Setup of JK:
## vga_top
module vga_top(
	input ClkPort,
	input BtnC,
	input BtnU,
	input BtnD,
	input BtnR,
	input BtnL,
	input MoveTick,  
	output hSync, vSync,
	output [3:0] vgaR, vgaG, vgaB,
	output An0, An1, An2, An3, An4, An5, An6, An7,
	output Ca, Cb, Cc, Cd, Ce, Cf, Cg, Dp,
	output MemOE, MemWR, RamCS, QuadSpiFlashCS
	);
	wire Reset;
	assign Reset=BtnC;
	wire bright;
	wire[9:0] hc, vc;
	wire[3:0] lives;
	wire [6:0] ssdOut;
	wire [3:0] anode;
	wire [11:0] rgb;
	display_controller dc(.clk(ClkPort), .rst(Reset), .hSync(hSync), .vSync(vSync), .bright(bright), .hCount(hc), .vCount(vc));
	game_control sc(.clk(ClkPort), .en(MoveTick), .bright(bright), .rst(BtnC), .up(BtnU), .down(BtnD),.left(BtnL),.right(BtnR),.hCount(hc), .vCount(vc), .rgb(rgb), .lives(lives));
	display_lives cnt(.clk(ClkPort), .displayNumber(lives), .anode(anode), .ssdOut(ssdOut));
	assign vgaR = rgb[11 : 8];
	assign vgaG = rgb[7  : 4];
	assign vgaB = rgb[3  : 0];
	assign {MemOE, MemWR, RamCS, QuadSpiFlashCS} = 4'b1111;
	assign {An7, An6, An5, An4, An3, An2, An1, An0} = {4'b1111, anode};
	assign {Ca, Cb, Cc, Cd, Ce, Cf, Cg} = ssdOut[6 : 0];
	assign Dp = 1'b1;  
endmodule
Size in the first run: ~4,000 cells after synthesis, about 120 flip-flops, about 41 I/O pins.
clock: 7.38 ns
lec_check: 0
abc_area: 1
cap_margin: 35
core_aspect_ratio: 0.78
core_margin: 7
core_utilization: 37
cts_cluster_size: 27
gpl_routability_driven: 0
gpl_timing_driven: 0
place_density_lb_addon: 0.08
setup_slack_margin: -0.22
slew_margin: 5
tns_end_percent: 35
run.sh (not shown) runs the stock make flow with config.mk's settings and CLKGATE_MAP_FILE=.
Complete run, failing final checks: JK, reason setup timing.
[inputs] MS vs JK
- GPL_TIMING_DRIVEN now 1, was 0
- CAP_MARGIN now 20, was 35
- the clock period (ns, I/O delays scaled along) now 7.4, was 7.38
Notes after the runs:
In summary, MS completed successfully, with a layout that passed the timing, DRC and antenna checks.
Between JK and MS, the global-route wire length before repair is lower for MS.
For JK, the capture point of the critical path was vgaB[3], unlike MS, where it was vgaG[3].
Comparing total number of nets in the final design for JK and MS, the smaller number came from MS.
Going from JK to MS, the clock power share was found to have gone up by 0.4 points.
MS vs JK: global-route usage down in MS
Clock-buffer cell count, JK and MS: higher on JK


== run 1 ==
Starting RTL as in the previous note.
## vga_top
module vga_top(
	input ClkPort,
	input BtnC,
	input BtnU,
	input BtnD,
	input BtnR,
	input BtnL,
	input MoveTick,  
	output hSync, vSync,
	output [3:0] vgaR, vgaG, vgaB,
	output An0, An1, An2, An3, An4, An5, An6, An7,
	output Ca, Cb, Cc, Cd, Ce, Cf, Cg, Dp,
	output MemOE, MemWR, RamCS, QuadSpiFlashCS
	);
==> flow/config.mk <==
export PLATFORM = sky130hd
export DESIGN_NAME = vga_top
export DESIGN_NICKNAME = vga_top
export VERILOG_FILES = /design/flow/design.v
export SDC_FILE = /design/flow/constraint.sdc
export NUM_CORES = 4
export LEC_CHECK = 0
export CAP_MARGIN = 20
export CORE_MARGIN = 2
export CORE_UTILIZATION = 72
export CTS_CLUSTER_DIAMETER = 363
export CTS_CLUSTER_SIZE = 14
export PLACE_DENSITY_LB_ADDON = 0.26
export SETUP_SLACK_MARGIN = -0.62
export SLEW_MARGIN = 35
==> flow/constraint.sdc <==
create_clock -name core_clock -period 6.34 [get_ports {ClkPort}]
set_input_delay 1.2680 -clock core_clock [delete_from_list [all_inputs] [get_ports {ClkPort}]]
set_output_delay 1.2680 -clock core_clock [all_outputs]
set_load 0.01 [all_outputs]
The flow for run 1 finished, though final verification flagged negative setup slack.
> inputs changed (run 1 -> run 2)
Settings: swapping 72 for 71 in CORE_UTILIZATION; clearing SETUP_SLACK_MARGIN, which used to be -0.62; clearing PLACE_DENSITY_LB_ADDON, which used to be 0.26; swapping 35 for 20 in SLEW_MARGIN; putting PLACE_DENSITY at 0.6 where nothing was set; clearing CTS_CLUSTER_SIZE, which used to be 14; clearing CTS_CLUSTER_DIAMETER, which used to be 363; swapping 6.34 for 9.52 in the clock period (ns, I/O delays scaled along).
--- outcome ---
- Both conditions hold for run 2: the flow ran to the end and the final layout passed the timing, DRC and antenna checks.
- Going from run 1 to run 2, relative contribution of combinational cells to total power down 2.6 points; global-route usage down 1.3 points.
- Of run 1 and run 2, the run reporting the higher area share of buffers outside the clock network was run 1.
Edits applied to the flow inputs when going from run 2 to run 3:
Settings: putting CTS_CLUSTER_SIZE at 97 where nothing was set; swapping 71 for 66 in CORE_UTILIZATION; putting CTS_CLUSTER_DIAMETER at 353 where nothing was set; swapping 9.52 for 5.46 in the clock period (ns, I/O delays scaled along).
--- outcome ---
- The clock skew of run 3 was inferior to that of run 2.
- Against run 2, die span in x in run 3 rose by a few percent.
- Looking at net count of the finished layout, run 3 sits about 6.4% above run 2.
- Looking at capture point of the worst path, the vgaG[0] result is from run 3; the vgaB[2] one comes from run 2.
- Of run 2 and run 3, only run 2 finishes the flow clean.
- Status run 3: flow complete, layout not clean - negative setup slack
- Run 2 has a lower routed wire length on met2 than run 3.
- Count of clock-buffer cells in the layout: run 3 vs run 2 identical
- Run 3 leaves less setup margin than run 2.
- Run 3 vs run 2, source of the critical timing path: sc.ypos2[3] vs sc.xpos2[1]
No activity file was given, so power comes from the tool's default toggle rates.
